==> job 6468: inputs <==
==> flow/design.v <==
module cl_builder
#(
    parameter DATA_WIDTH = 32,
    parameter DATA_PER_CL = 16,
    parameter CL_WIDTH = 512,
    parameter EVICTION_POLICY = "ALL_ZEROS"  
)
(
    input logic clk,
    input logic reset,
    input logic evict,
    input logic data_wr,
    input logic [DATA_WIDTH - 1 : 0 ] data_in,
    output logic out_cl_valid,
    output logic [CL_WIDTH - 1 : 0 ] out_cl
);
    logic                       build_data_valid    [DATA_PER_CL];
    logic [DATA_WIDTH - 1 : 0 ] build_cl            [DATA_PER_CL];
    logic [DATA_PER_CL - 1 : 0][DATA_WIDTH - 1 : 0 ] out_cl_elements;
    logic build_cl_full;
    assign build_cl_full = build_data_valid[DATA_PER_CL-1];
    assign out_cl = out_cl_elements;
    always_ff @(posedge clk) begin
        out_cl_valid <= build_cl_full || evict;
        if (data_wr) begin
            build_cl[0]         <= data_in;
            build_data_valid[0] <= 1;
        end
        else if (build_cl_full || evict || reset) begin
            build_data_valid[0] <= 0;
        end
        for (int i = 1; i < DATA_PER_CL; i++) begin
            if (build_cl_full || evict || reset) begin
                build_data_valid[i] <= 0;
            end
            else if (data_wr) begin
                build_data_valid[i] <= build_data_valid[i-1];
            end
            if (data_wr) begin
                build_cl[i] <= build_cl[i-1];
            end
        end
        for (int i = 0; i < DATA_PER_CL; i++) begin
            if (build_data_valid[i]) begin
                out_cl_elements[i] <= build_cl[i];
            end
            else begin
                if (EVICTION_POLICY == "ALL_ZEROS") begin
                    out_cl_elements[i] <= '0;
                end
                else if (EVICTION_POLICY == "ALL_ONES") begin
                    out_cl_elements[i] <= '1;
                end
            end
        end
    end
endmodule
module cl_fifo
#(
    parameter DATA_WIDTH = 512,
    parameter DEPTH = 8,
    parameter COUNT_WIDTH = 3,
    parameter ALM_FULL_DIFF = 4
)
(
    input  logic                      clock,
    input  logic                      sclr,
    input  logic                      wrreq,
    input  logic                      rdreq,
    input  logic [DATA_WIDTH - 1 : 0] data,
    output logic                      empty,
    output logic                      full,
    output logic                      almost_full,
    output logic [DATA_WIDTH - 1 : 0] q
);
    localparam ALM_FULL_VALUE = DEPTH - ALM_FULL_DIFF;
    logic [DATA_WIDTH - 1 : 0] mem [DEPTH];
    logic [COUNT_WIDTH - 1 : 0] wr_ptr;
    logic [COUNT_WIDTH - 1 : 0] rd_ptr;
    logic [COUNT_WIDTH : 0]     count;
    logic do_wr;
    logic do_rd;
    assign empty       = (count == 0);
    assign full        = (count == DEPTH);
    assign almost_full = (count >= ALM_FULL_VALUE);
    assign q           = mem[rd_ptr];
    assign do_wr = wrreq && !full;
    assign do_rd = rdreq && !empty;
    always_ff @(posedge clock) begin
        if (do_wr) begin
            mem[wr_ptr] <= data;
        end
    end
    always_ff @(posedge clock) begin
        if (sclr) begin
            wr_ptr <= '0;
            rd_ptr <= '0;
            count  <= '0;
        end
        else begin
            if (do_wr) begin
                wr_ptr <= (wr_ptr == DEPTH - 1) ? '0 : wr_ptr + 1'b1;
            end
            if (do_rd) begin
                rd_ptr <= (rd_ptr == DEPTH - 1) ? '0 : rd_ptr + 1'b1;
            end
            count <= count + do_wr - do_rd;
        end
    end
endmodule
module buffered_cl_builder
#(
    parameter DATA_WIDTH = 32,
    parameter DATA_PER_CL = 16,
    parameter CL_WIDTH = 512,
    parameter EVICTION_POLICY = "ALL_ZEROS",  
    parameter BUFFER_DEPTH = 8,  
    parameter ALM_FULL_DIFF = 4  
)
(
    input logic clk,
    input logic reset,
    input logic evict,
    input logic data_wr,
    input logic [DATA_WIDTH - 1 : 0 ] data_in,
    input logic cl_rd,
    output logic alm_full,
    output logic out_cl_valid,
    output logic [CL_WIDTH - 1 : 0 ] out_cl
);
    logic clb_out_cl_valid;
    logic [CL_WIDTH - 1 : 0 ] clb_out_cl;
    logic                      fifo_wr_en;
    logic [CL_WIDTH - 1 : 0 ]  fifo_data_in;
    logic                      fifo_empty;
    logic                      fifo_full;
    logic                      fifo_alm_full;
    logic [CL_WIDTH - 1 : 0 ]  fifo_data_out;
    assign out_cl_valid = ~fifo_empty;
    assign out_cl       = fifo_data_out;
    assign alm_full     = fifo_alm_full;
    always_ff @(posedge clk) begin
        fifo_wr_en   <= clb_out_cl_valid;
        fifo_data_in <= clb_out_cl;
    end
    cl_builder #(
        .DATA_WIDTH(DATA_WIDTH),
        .DATA_PER_CL(DATA_PER_CL),
        .CL_WIDTH(CL_WIDTH),
        .EVICTION_POLICY(EVICTION_POLICY)
    ) cl_builder_internal_mod (
        .clk(clk),
        .reset(reset),
        .evict(evict),
        .data_wr(data_wr),
        .data_in(data_in),
        .out_cl_valid(clb_out_cl_valid),
        .out_cl(clb_out_cl)
    );
    cl_fifo #(
        .DATA_WIDTH(CL_WIDTH),
        .DEPTH(BUFFER_DEPTH),
        .COUNT_WIDTH($clog2(BUFFER_DEPTH)),
        .ALM_FULL_DIFF(ALM_FULL_DIFF)
    ) buffer_fifo_mod (
        .clock(clk),
        .sclr(reset),
        .wrreq(fifo_wr_en),
        .rdreq(cl_rd),
        .data(fifo_data_in),
        .empty(fifo_empty),
        .full(fifo_full),
        .almost_full(fifo_alm_full),
        .q(fifo_data_out)
    );
endmodule
==> flow/run.sh <==
#!/bin/bash
# the make line also repeats each setting of config.mk as NAME=value (left out here)
make -C /OpenROAD-flow-scripts/flow DESIGN_CONFIG=/design/flow/config.mk WORK_HOME=/design/flow/orfs CLKGATE_MAP_FILE= finish
==> flow/config.mk <==
export PLATFORM = sky130hd
export DESIGN_NAME = buffered_cl_builder
export DESIGN_NICKNAME = buffered_cl_builder
export VERILOG_FILES = /design/flow/design.v
export SDC_FILE = /design/flow/constraint.sdc
export NUM_CORES = 4
export LEC_CHECK = 0
export CAP_MARGIN = 20
export CELL_PAD_IN_SITES_DETAIL_PLACEMENT = 1
export CELL_PAD_IN_SITES_GLOBAL_PLACEMENT = 3
export CORE_MARGIN = 2
export CORE_UTILIZATION = 64
export CTS_CLUSTER_SIZE = 61
export HOLD_SLACK_MARGIN = -0.01
export MAX_ROUTING_LAYER = met4
export MIN_ROUTING_LAYER = met2
export SLEW_MARGIN = 20
export SYNTH_MEMORY_MAX_BITS = 8192
export TNS_END_PERCENT = 85
==> flow/constraint.sdc <==
create_clock -name core_clock -period 8.57 [get_ports {clk}]
set_input_delay 1.7140 -clock core_clock [delete_from_list [all_inputs] [get_ports {clk}]]
set_output_delay 1.7140 -clock core_clock [all_outputs]
set_load 0.01 [all_outputs]
==> inputs of job 486, as changes to job 6468 <==
CAP_MARGIN = 10   (was 20)
CELL_PAD_IN_SITES_DETAIL_PLACEMENT = not set   (was 1)
CELL_PAD_IN_SITES_GLOBAL_PLACEMENT = not set   (was 3)
CORE_UTILIZATION = 72   (was 64)
CTS_CLUSTER_SIZE = 14   (was 61)
HOLD_SLACK_MARGIN = not set   (was -0.01)
MAX_ROUTING_LAYER = not set   (was met4)
MIN_ROUTING_LAYER = not set   (was met2)
SETUP_SLACK_MARGIN = 1.01   (was not set)
TNS_END_PERCENT = not set   (was 85)
==> flow/constraint.sdc (replaced) <==
create_clock -name core_clock -period 3.59 [get_ports {clk}]
set_input_delay 0.7180 -clock core_clock [delete_from_list [all_inputs] [get_ports {clk}]]
set_output_delay 0.7180 -clock core_clock [all_outputs]
set_load 0.01 [all_outputs]
==> GITHUB_STEP_SUMMARY <==
## Implementation flow summary

| Metric | Value |
|---|---|
| Capturing point of the worst reg2reg path | buffer_fifo_mod.mem[0][203] |
| Total met2 wirelength after detailed routing | 248000 um |
| Worst reg-to-reg setup slack | approximately 4500 ps |
| Clock input transition at the sequential cells of the worst setup and hold paths | 60 ps |
| Min Clock Period, post-route | about 6300 ps |
| Result of the run | no timing/DRC/antenna violations |
| Power of the sequential group | 0.0313 W |
| Placeable core region | 302000 um2 |
The numbers above come from job 6468.

==> GITHUB_STEP_SUMMARY <==
## Implementation flow summary

| Metric | Value |
|---|---|
| Capturing point of the worst reg2reg path | buffer_fifo_mod.mem[1][359] |
| Min Clock Period, post-route | ~4200 ps |
| Total met2 wirelength after detailed routing | ~230000 um |
| Post-route setup slack | -580 ps |
| Final setup violation count | 509 |
| Clock input transition at the sequential cells of the worst setup and hold paths | ~70 ps |
| Worst reg-to-reg setup slack | 790 ps |
| Setup skew after layout | 41.5 ps |
| Layout checks that failed | negative setup slack |
| Result of the run | finished with violations |
| Placeable core region | roughly 270000 um2 |
The numbers above come from job 486.



==> try-garnet: inputs <==
RTL: the design.v shown in full above, as it stands there.
clock: 5.38 ns
lec_check: 0
cap_margin: 20
core_margin: 2
core_utilization: 50
slew_margin: 20
synth_memory_max_bits: 8192
run.sh (not shown) runs the stock make flow with config.mk's settings and CLKGATE_MAP_FILE=.
==> try-ember: changes against try-garnet <==
--- a/flow/config.mk
+++ b/flow/config.mk
@@ -6,7 +6,13 @@
 export NUM_CORES = 4
 export LEC_CHECK = 0
 export CAP_MARGIN = 20
-export CORE_MARGIN = 2
-export CORE_UTILIZATION = 50
+export CELL_PAD_IN_SITES_GLOBAL_PLACEMENT = 2
+export CORE_MARGIN = 10
+export CORE_UTILIZATION = 51
+export CTS_CLUSTER_DIAMETER = 121
+export CTS_CLUSTER_SIZE = 21
+export GPL_ROUTABILITY_DRIVEN = 0
+export HOLD_SLACK_MARGIN = 0.01
+export PLACE_DENSITY_LB_ADDON = 0.11
 export SLEW_MARGIN = 20
 export SYNTH_MEMORY_MAX_BITS = 8192
==> flow/constraint.sdc (replaced) <==
create_clock -name core_clock -period 6.0 [get_ports {clk}]
set_input_delay 1.2000 -clock core_clock [delete_from_list [all_inputs] [get_ports {clk}]]
set_output_delay 1.2000 -clock core_clock [all_outputs]
set_load 0.01 [all_outputs]
==> try-sierra: changes against try-garnet <==
--- a/flow/config.mk
+++ b/flow/config.mk
@@ -5,8 +5,13 @@
 export SDC_FILE = /design/flow/constraint.sdc
 export NUM_CORES = 4
 export LEC_CHECK = 0
-export CAP_MARGIN = 20
+export ABC_AREA = 1
+export CAP_MARGIN = 10
 export CORE_MARGIN = 2
-export CORE_UTILIZATION = 50
+export CORE_UTILIZATION = 72
+export CTS_CLUSTER_SIZE = 72
+export HOLD_SLACK_MARGIN = 0.29
+export SETUP_SLACK_MARGIN = 1.01
 export SLEW_MARGIN = 20
 export SYNTH_MEMORY_MAX_BITS = 8192
+export TNS_END_PERCENT = 5
==> flow/constraint.sdc (replaced) <==
create_clock -name core_clock -period 3.39 [get_ports {clk}]
set_input_delay 0.6780 -clock core_clock [delete_from_list [all_inputs] [get_ports {clk}]]
set_output_delay 0.6780 -clock core_clock [all_outputs]
set_load 0.01 [all_outputs]
==> results <==
Area after synthesis is the same in try-ember and try-garnet.
The lowest non-clock buffer count belongs to try-ember, the highest to try-sierra.
try-sierra finished with negative setup slack left. try-ember ran to the end with no violations. try-garnet completed without violations.
Against try-garnet, the sequential share of layout area of try-ember is higher by 3.4 points.
In try-ember the global-route usage is lower than in try-garnet, by 1.4 points.
Total power, lowest first: try-ember, try-garnet, try-sierra.
Wire length: try-ember < try-garnet < try-sierra.
Count of clock-buffer cells in the layout: try-ember < try-sierra < try-garnet.


==> build 18 <==
Starts from the design.v that is shown in full above.
==> flow/config.mk <==
export PLATFORM = sky130hd
export DESIGN_NAME = buffered_cl_builder
export DESIGN_NICKNAME = buffered_cl_builder
export VERILOG_FILES = /design/flow/design.v
export SDC_FILE = /design/flow/constraint.sdc
export NUM_CORES = 4
export LEC_CHECK = 0
export CAP_MARGIN = 20
export CORE_MARGIN = 2
export CORE_UTILIZATION = 72
export CTS_CLUSTER_SIZE = 21
export PLACE_DENSITY_LB_ADDON = 0.25
export SLEW_MARGIN = 20
export SYNTH_MEMORY_MAX_BITS = 8192
==> flow/constraint.sdc <==
create_clock -name core_clock -period 4.02 [get_ports {clk}]
set_input_delay 0.8040 -clock core_clock [delete_from_list [all_inputs] [get_ports {clk}]]
set_output_delay 0.8040 -clock core_clock [all_outputs]
set_load 0.01 [all_outputs]
==> inputs of trial 59, as changes to build 18 <==
- CELL_PAD_IN_SITES_DETAIL_PLACEMENT: unset -> 0
- CELL_PAD_IN_SITES_GLOBAL_PLACEMENT: unset -> 0
- CORE_MARGIN: 2 -> 8
- CORE_UTILIZATION: 72 -> 66
- CTS_CLUSTER_SIZE: 21 -> unset
- MAX_ROUTING_LAYER: unset -> met5
- MIN_ROUTING_LAYER: unset -> met1
- PLACE_DENSITY_LB_ADDON: 0.25 -> unset
- SETUP_SLACK_MARGIN: unset -> 1.01
- TNS_END_PERCENT: unset -> 65
==> flow/constraint.sdc (replaced) <==
create_clock -name core_clock -period 3.97 [get_ports {clk}]
set_input_delay 0.7940 -clock core_clock [delete_from_list [all_inputs] [get_ports {clk}]]
set_output_delay 0.7940 -clock core_clock [all_outputs]
set_load 0.01 [all_outputs]
==> inputs of trial 51, as changes to build 18 <==
- ABC_AREA: unset -> 1
- CTS_CLUSTER_DIAMETER: unset -> 399
- CTS_CLUSTER_SIZE: 21 -> 14
- HOLD_SLACK_MARGIN: unset -> -0.09
- PLACE_DENSITY_LB_ADDON: 0.25 -> 0.02
- SETUP_SLACK_MARGIN: unset -> -0.21
==> flow/constraint.sdc (replaced) <==
create_clock -name core_clock -period 2.99 [get_ports {clk}]
set_input_delay 0.5980 -clock core_clock [delete_from_list [all_inputs] [get_ports {clk}]]
set_output_delay 0.5980 -clock core_clock [all_outputs]
set_load 0.01 [all_outputs]
==> inputs of build 37, as changes to build 18 <==
- CELL_PAD_IN_SITES_DETAIL_PLACEMENT: unset -> 2
- CELL_PAD_IN_SITES_GLOBAL_PLACEMENT: unset -> 0
- CORE_MARGIN: 2 -> 8
- CORE_UTILIZATION: 72 -> 16
- CTS_CLUSTER_SIZE: 21 -> unset
- MAX_ROUTING_LAYER: unset -> met5
- MIN_ROUTING_LAYER: unset -> met2
- PLACE_DENSITY_LB_ADDON: 0.25 -> 0.2
- SETUP_SLACK_MARGIN: unset -> 1.01
- TNS_END_PERCENT: unset -> 65
==> flow/constraint.sdc (replaced) <==
create_clock -name core_clock -period 6.86 [get_ports {clk}]
set_input_delay 1.3720 -clock core_clock [delete_from_list [all_inputs] [get_ports {clk}]]
set_output_delay 1.3720 -clock core_clock [all_outputs]
set_load 0.01 [all_outputs]
==> flow.log <==
[report] implementation figures
INFO  metric fin_ws = -0.100 ns
INFO  metric n_multi_input_combinational_cell = 2141
INFO  metric clock_buffers = 803
INFO  metric setup-violations-final = 160
INFO  metric comb_power_share = 17.6%
INFO  metric failed_layout_checks = negative setup slack
INFO  metric worstPathMaxFanout = 9
INFO  metric outcome = failed layout checks
INFO  metric postCtsResizedCells = 2068
INFO  metric use_met2 = 47.0%
INFO  metric antenna_found_initial = 24
INFO  metric use_met1 = 39.5%
The numbers above come from trial 59.

==> flow.log <==
[report] implementation figures
INFO  metric outcome = failed layout checks
INFO  metric failed_layout_checks = negative setup slack
INFO  metric n_multi_input_combinational_cell = 9333
INFO  metric layout.cells.largest_class = flip-flops and latches
INFO  metric fin_ws = -0.772 ns
INFO  metric postCtsResizedCells = 257
INFO  metric use_met1 = 46.6%
INFO  metric clock_buffers = 814
INFO  metric antenna_found_initial = 27
INFO  metric worstPathMaxFanout = 18
INFO  metric tightestPinTransition = 0.988 ns
INFO  metric asyncSetResetFlopFracSynth = 0%
INFO  metric use_met2 = 56.8%
INFO  metric comb_power_share = 29.2%
INFO  metric clock_tree_area_fraction = 5.17%
INFO  metric setup-violations-final = 514
INFO  metric antenna_cells = 13
The numbers above come from trial 51.

==> flow.log <==
[report] implementation figures
INFO  metric worstPathMaxFanout = 74
INFO  metric use_met1 = 49.5%
INFO  metric power.sequential.fraction = 47.1%
INFO  metric failed_layout_checks = negative setup slack
INFO  metric setup-violations-final = 283
INFO  metric outcome = failed layout checks
INFO  metric use_met2 = 61.7%
INFO  metric clock_power_share = 36.6%
INFO  metric clock_buffers = 801
INFO  metric fin_ws = -0.295 ns
INFO  metric comb_power_share = 16.3%
INFO  metric n_multi_input_combinational_cell = 2141
The numbers above come from build 18.

==> flow.log <==
[report] implementation figures
INFO  metric outcome = finished clean
INFO  metric critical_path_cell_count = 4
INFO  metric antenna_found_initial = 0
INFO  metric fin_ws = 1.43 ns
INFO  metric setup-violations-final = 0
INFO  metric n_multi_input_combinational_cell = 2141
INFO  metric postCtsResizedCells = 0
INFO  metric final_skew = 0.109 ns
INFO  metric all_layer_global_routing_usage = 14.7%
INFO  metric cp-start-kind = register
INFO  metric comb_power_share = 15.3%
INFO  metric clock_buffers = 984
INFO  metric synth.net_count = 8201
INFO  metric clock_power_share = 40.5%
INFO  metric worstPathMaxFanout = 21
INFO  metric use_met1 = 0%
INFO  metric clk_latency = 1.15 ns
INFO  metric p_comb = 13.6 mW
INFO  metric use_met2 = 18.4%
INFO  metric end_kind = primary output
The numbers above come from build 37.

Power figures rest on the tool's default switching activity, not on a simulated workload.
